==> try-lagoon <==
==> flow/design.v <==
module FIR_FILTER (clk, rst, data_valid, data, fir_valid, fir_d);
  input clk, rst;
  input data_valid;
  input signed [15:0] data;
  output fir_valid;
  output signed [15:0] fir_d;
  parameter signed [19:0] FIR_C00 = 20'hFFF9E ;   
  parameter signed [19:0] FIR_C01 = 20'hFFF86 ;   
  parameter signed [19:0] FIR_C02 = 20'hFFFA7 ;   
  parameter signed [19:0] FIR_C03 = 20'h0003B ;   
  parameter signed [19:0] FIR_C04 = 20'h0014B ;   
  parameter signed [19:0] FIR_C05 = 20'h0024A ;   
  parameter signed [19:0] FIR_C06 = 20'h00222 ;   
  parameter signed [19:0] FIR_C07 = 20'hFFFE4 ;   
  parameter signed [19:0] FIR_C08 = 20'hFFBC5 ;   
  parameter signed [19:0] FIR_C09 = 20'hFF7CA ;   
  parameter signed [19:0] FIR_C10 = 20'hFF74E ;   
  parameter signed [19:0] FIR_C11 = 20'hFFD74 ;   
  parameter signed [19:0] FIR_C12 = 20'h00B1A ;   
  parameter signed [19:0] FIR_C13 = 20'h01DAC ;   
  parameter signed [19:0] FIR_C14 = 20'h02F9E ;   
  parameter signed [19:0] FIR_C15 = 20'h03AA9 ;   
  parameter signed [19:0] FIR_C16 = 20'h03AA9 ;   
  parameter signed [19:0] FIR_C17 = 20'h02F9E ;   
  parameter signed [19:0] FIR_C18 = 20'h01DAC ;   
  parameter signed [19:0] FIR_C19 = 20'h00B1A ;   
  parameter signed [19:0] FIR_C20 = 20'hFFD74 ;   
  parameter signed [19:0] FIR_C21 = 20'hFF74E ;   
  parameter signed [19:0] FIR_C22 = 20'hFF7CA ;   
  parameter signed [19:0] FIR_C23 = 20'hFFBC5 ;   
  parameter signed [19:0] FIR_C24 = 20'hFFFE4 ;   
  parameter signed [19:0] FIR_C25 = 20'h00222 ;   
  parameter signed [19:0] FIR_C26 = 20'h0024A ;   
  parameter signed [19:0] FIR_C27 = 20'h0014B ;   
  parameter signed [19:0] FIR_C28 = 20'h0003B ;   
  parameter signed [19:0] FIR_C29 = 20'hFFFA7 ;   
  parameter signed [19:0] FIR_C30 = 20'hFFF86 ;   
  parameter signed [19:0] FIR_C31 = 20'hFFF9E ;   
  reg [5:0] fir_cnt_r, fir_cnt_w;
  reg signed [66:0] sum_r, sum_w;
  reg signed [15:0] x_00_r, x_01_r, x_02_r, x_03_r, x_04_r, x_05_r, x_06_r, x_07_r,
                    x_08_r, x_09_r, x_10_r, x_11_r, x_12_r, x_13_r, x_14_r, x_15_r,
                    x_16_r, x_17_r, x_18_r, x_19_r, x_20_r, x_21_r, x_22_r, x_23_r,
                    x_24_r, x_25_r, x_26_r, x_27_r, x_28_r, x_29_r, x_30_r, x_31_r;
  reg signed [15:0] x_00_w, x_01_w, x_02_w, x_03_w, x_04_w, x_05_w, x_06_w, x_07_w,
                    x_08_w, x_09_w, x_10_w, x_11_w, x_12_w, x_13_w, x_14_w, x_15_w,
                    x_16_w, x_17_w, x_18_w, x_19_w, x_20_w, x_21_w, x_22_w, x_23_w,
                    x_24_w, x_25_w, x_26_w, x_27_w, x_28_w, x_29_w, x_30_w, x_31_w;
  assign fir_valid = (fir_cnt_r > 33);
  assign fir_d = sum_r >= 0 ? {sum_r[66], sum_r[30:24], sum_r[23:16]} : {sum_r[66], sum_r[30:24], sum_r[23:16]} + 16'd1;
  always@ (*) begin
    x_00_w    = x_00_r; 
    x_01_w    = x_01_r; 
    x_02_w    = x_02_r; 
    x_03_w    = x_03_r; 
    x_04_w    = x_04_r;  
    x_05_w    = x_05_r;  
    x_06_w    = x_06_r;  
    x_07_w    = x_07_r;  
    x_08_w    = x_08_r;  
    x_09_w    = x_09_r;  
    x_10_w    = x_10_r;  
    x_11_w    = x_11_r;  
    x_12_w    = x_12_r;  
    x_13_w    = x_13_r;  
    x_14_w    = x_14_r;  
    x_15_w    = x_15_r;  
    x_16_w    = x_16_r;  
    x_17_w    = x_17_r;  
    x_18_w    = x_18_r;  
    x_19_w    = x_19_r;  
    x_20_w    = x_20_r;  
    x_21_w    = x_21_r;  
    x_22_w    = x_22_r;  
    x_23_w    = x_23_r;  
    x_24_w    = x_24_r;  
    x_25_w    = x_25_r;  
    x_26_w    = x_26_r;  
    x_27_w    = x_27_r;  
    x_28_w    = x_28_r;  
    x_29_w    = x_29_r;  
    x_30_w    = x_30_r;  
    x_31_w    = x_31_r;  
    sum_w     = sum_r;
    fir_cnt_w = fir_cnt_r;
    if (data_valid) begin
      if (fir_cnt_r <= 33) begin 
        fir_cnt_w = fir_cnt_r + 1;
      end
      x_31_w = data;
      x_30_w = x_31_r;
      x_29_w = x_30_r;
      x_28_w = x_29_r;
      x_27_w = x_28_r;
      x_26_w = x_27_r;
      x_25_w = x_26_r;
      x_24_w = x_25_r;
      x_23_w = x_24_r;
      x_22_w = x_23_r;
      x_21_w = x_22_r;
      x_20_w = x_21_r;
      x_19_w = x_20_r;
      x_18_w = x_19_r;
      x_17_w = x_18_r;
      x_16_w = x_17_r;
      x_15_w = x_16_r;
      x_14_w = x_15_r;
      x_13_w = x_14_r;
      x_12_w = x_13_r;
      x_11_w = x_12_r;
      x_10_w = x_11_r;
      x_09_w = x_10_r;
      x_08_w = x_09_r;
      x_07_w = x_08_r;
      x_06_w = x_07_r;
      x_05_w = x_06_r;
      x_04_w = x_05_r;
      x_03_w = x_04_r;
      x_02_w = x_03_r;
      x_01_w = x_02_r;
      x_00_w = x_01_r;
      sum_w = x_31_r * FIR_C00
            + x_30_r * FIR_C01
            + x_29_r * FIR_C02
            + x_28_r * FIR_C03
            + x_27_r * FIR_C04
            + x_26_r * FIR_C05
            + x_25_r * FIR_C06
            + x_24_r * FIR_C07
            + x_23_r * FIR_C08
            + x_22_r * FIR_C09
            + x_21_r * FIR_C10
            + x_20_r * FIR_C11
            + x_19_r * FIR_C12
            + x_18_r * FIR_C13
            + x_17_r * FIR_C14
            + x_16_r * FIR_C15
            + x_15_r * FIR_C16
            + x_14_r * FIR_C17
            + x_13_r * FIR_C18
            + x_12_r * FIR_C19
            + x_11_r * FIR_C20
            + x_10_r * FIR_C21
            + x_09_r * FIR_C22
            + x_08_r * FIR_C23
            + x_07_r * FIR_C24
            + x_06_r * FIR_C25
            + x_05_r * FIR_C26
            + x_04_r * FIR_C27
            + x_03_r * FIR_C28
            + x_02_r * FIR_C29
            + x_01_r * FIR_C30
            + x_00_r * FIR_C31;
    end else begin
      sum_w     = 0;
      fir_cnt_w = 0;
    end
  end
  always@ (posedge clk or posedge rst) begin 
    if (rst) begin
      x_00_r    <= 0;
      x_01_r    <= 0;
      x_02_r    <= 0;
      x_03_r    <= 0;
      x_04_r    <= 0;
      x_05_r    <= 0;
      x_06_r    <= 0;
      x_07_r    <= 0;
      x_08_r    <= 0;
      x_09_r    <= 0;
      x_10_r    <= 0;
      x_11_r    <= 0;
      x_12_r    <= 0;
      x_13_r    <= 0;
      x_14_r    <= 0;
      x_15_r    <= 0;
      x_16_r    <= 0;
      x_17_r    <= 0;
      x_18_r    <= 0;
      x_19_r    <= 0;
      x_20_r    <= 0;
      x_21_r    <= 0;
      x_22_r    <= 0;
      x_23_r    <= 0;
      x_24_r    <= 0;
      x_25_r    <= 0;
      x_26_r    <= 0;
      x_27_r    <= 0;
      x_28_r    <= 0;
      x_29_r    <= 0;
      x_30_r    <= 0;
      x_31_r    <= 0;
      sum_r     <= 0;
      fir_cnt_r <= 0;
    end else begin
      x_00_r    <= x_00_w;   
      x_01_r    <= x_01_w;   
      x_02_r    <= x_02_w;   
      x_03_r    <= x_03_w;   
      x_04_r    <= x_04_w;   
      x_05_r    <= x_05_w;   
      x_06_r    <= x_06_w;   
      x_07_r    <= x_07_w;   
      x_08_r    <= x_08_w;   
      x_09_r    <= x_09_w;   
      x_10_r    <= x_10_w;  
      x_11_r    <= x_11_w;  
      x_12_r    <= x_12_w;  
      x_13_r    <= x_13_w;  
      x_14_r    <= x_14_w;  
      x_15_r    <= x_15_w;  
      x_16_r    <= x_16_w;  
      x_17_r    <= x_17_w;  
      x_18_r    <= x_18_w;  
      x_19_r    <= x_19_w;  
      x_20_r    <= x_20_w;  
      x_21_r    <= x_21_w;  
      x_22_r    <= x_22_w;  
      x_23_r    <= x_23_w;  
      x_24_r    <= x_24_w;  
      x_25_r    <= x_25_w;  
      x_26_r    <= x_26_w;  
      x_27_r    <= x_27_w;  
      x_28_r    <= x_28_w;  
      x_29_r    <= x_29_w;  
      x_30_r    <= x_30_w;  
      x_31_r    <= x_31_w;  
      sum_r     <= sum_w;
      fir_cnt_r <= fir_cnt_w;
    end
  end
endmodule
==> flow/run.sh <==
#!/bin/bash
# the make line also repeats each setting of config.mk as NAME=value (left out here)
make -C /OpenROAD-flow-scripts/flow DESIGN_CONFIG=/design/flow/config.mk WORK_HOME=/design/flow/orfs CLKGATE_MAP_FILE= finish
==> flow/config.mk <==
export PLATFORM = sky130hd
export DESIGN_NAME = FIR_FILTER
export DESIGN_NICKNAME = FIR_FILTER
export VERILOG_FILES = /design/flow/design.v
export SDC_FILE = /design/flow/constraint.sdc
export NUM_CORES = 4
export LEC_CHECK = 0
export ABC_AREA = 1
export CAP_MARGIN = 25
export CELL_PAD_IN_SITES_GLOBAL_PLACEMENT = 0
export CORE_MARGIN = 2
export CORE_UTILIZATION = 68
export CTS_CLUSTER_DIAMETER = 27
export CTS_CLUSTER_SIZE = 33
export MAX_ROUTING_LAYER = met4
export SLEW_MARGIN = 20
==> flow/constraint.sdc <==
create_clock -name core_clock -period 10.7 [get_ports {clk}]
set_input_delay 2.1400 -clock core_clock [delete_from_list [all_inputs] [get_ports {clk}]]
set_output_delay 2.1400 -clock core_clock [all_outputs]
set_load 0.01 [all_outputs]
==> inputs of try-zinc, as changes to try-lagoon <==
ABC_AREA = unset   (was 1)
CAP_MARGIN = 20   (was 25)
CELL_PAD_IN_SITES_GLOBAL_PLACEMENT = unset   (was 0)
CORE_UTILIZATION = 71   (was 68)
CTS_CLUSTER_DIAMETER = unset   (was 27)
CTS_CLUSTER_SIZE = unset   (was 33)
MAX_ROUTING_LAYER = unset   (was met4)
PLACE_DENSITY = 0.41   (was unset)
==> flow/constraint.sdc (replaced) <==
create_clock -name core_clock -period 12.5 [get_ports {clk}]
set_input_delay 2.5000 -clock core_clock [delete_from_list [all_inputs] [get_ports {clk}]]
set_output_delay 2.5000 -clock core_clock [all_outputs]
set_load 0.01 [all_outputs]
==> summary of the runs <==
- Between try-lagoon and try-zinc, the lower synthesized area is in try-zinc (gap about 3.6%, measured against try-zinc).
- Of try-lagoon and try-zinc, try-lagoon has the higher core utilization (gap 1.8 points).
- try-zinc produced a layout that fails on setup timing. try-lagoon finished with setup timing left.
- Against try-lagoon, the critical path depth of try-zinc is higher by 8.
- Against try-zinc, the non-clock buffer count of try-lagoon is higher by 799.
- Between try-lagoon and try-zinc, the lower global-route usage is in try-zinc (gap 1.4 points).
- Between try-lagoon and try-zinc, the lower synthesized cell count is in try-zinc (gap about 15%, measured against try-zinc).
- In sequential cell count, try-lagoon and try-zinc do not differ.
==> figures <==
item	try-zinc	try-lagoon
Run status	failed layout checks	failed layout checks
Reasons for failing layout checks	setup timing	setup timing
Number of core rows	165	171
Register clock-pin slew on the reported worst setup and hold paths	70 ps	40 ps
Placeable core area	202,000 sq um	218,000 sq um
OpenROAD warning count	269	259
Final std cells w/o fill	18,300	21,600
Post-cts gate resize count	221	219
Gate count after technology mapping	14,200	16,300
Number of antenna violations at the first check in global routing	54	27
Time the worst path needs with I/O delays and setup	13,210 ps	12,270 ps
Largest net degree at the start of global routing	187	152
Fraction of met2 tracks used by global routing	71.3%	72.7%
Avg Vias per Cell	6.00	5.65
DIE WIDTH	455 um	473 um
Count of routing violations after the opening detailed-route iteration	10,900	11,000
Wl on met1	169,000 um	191,000 um
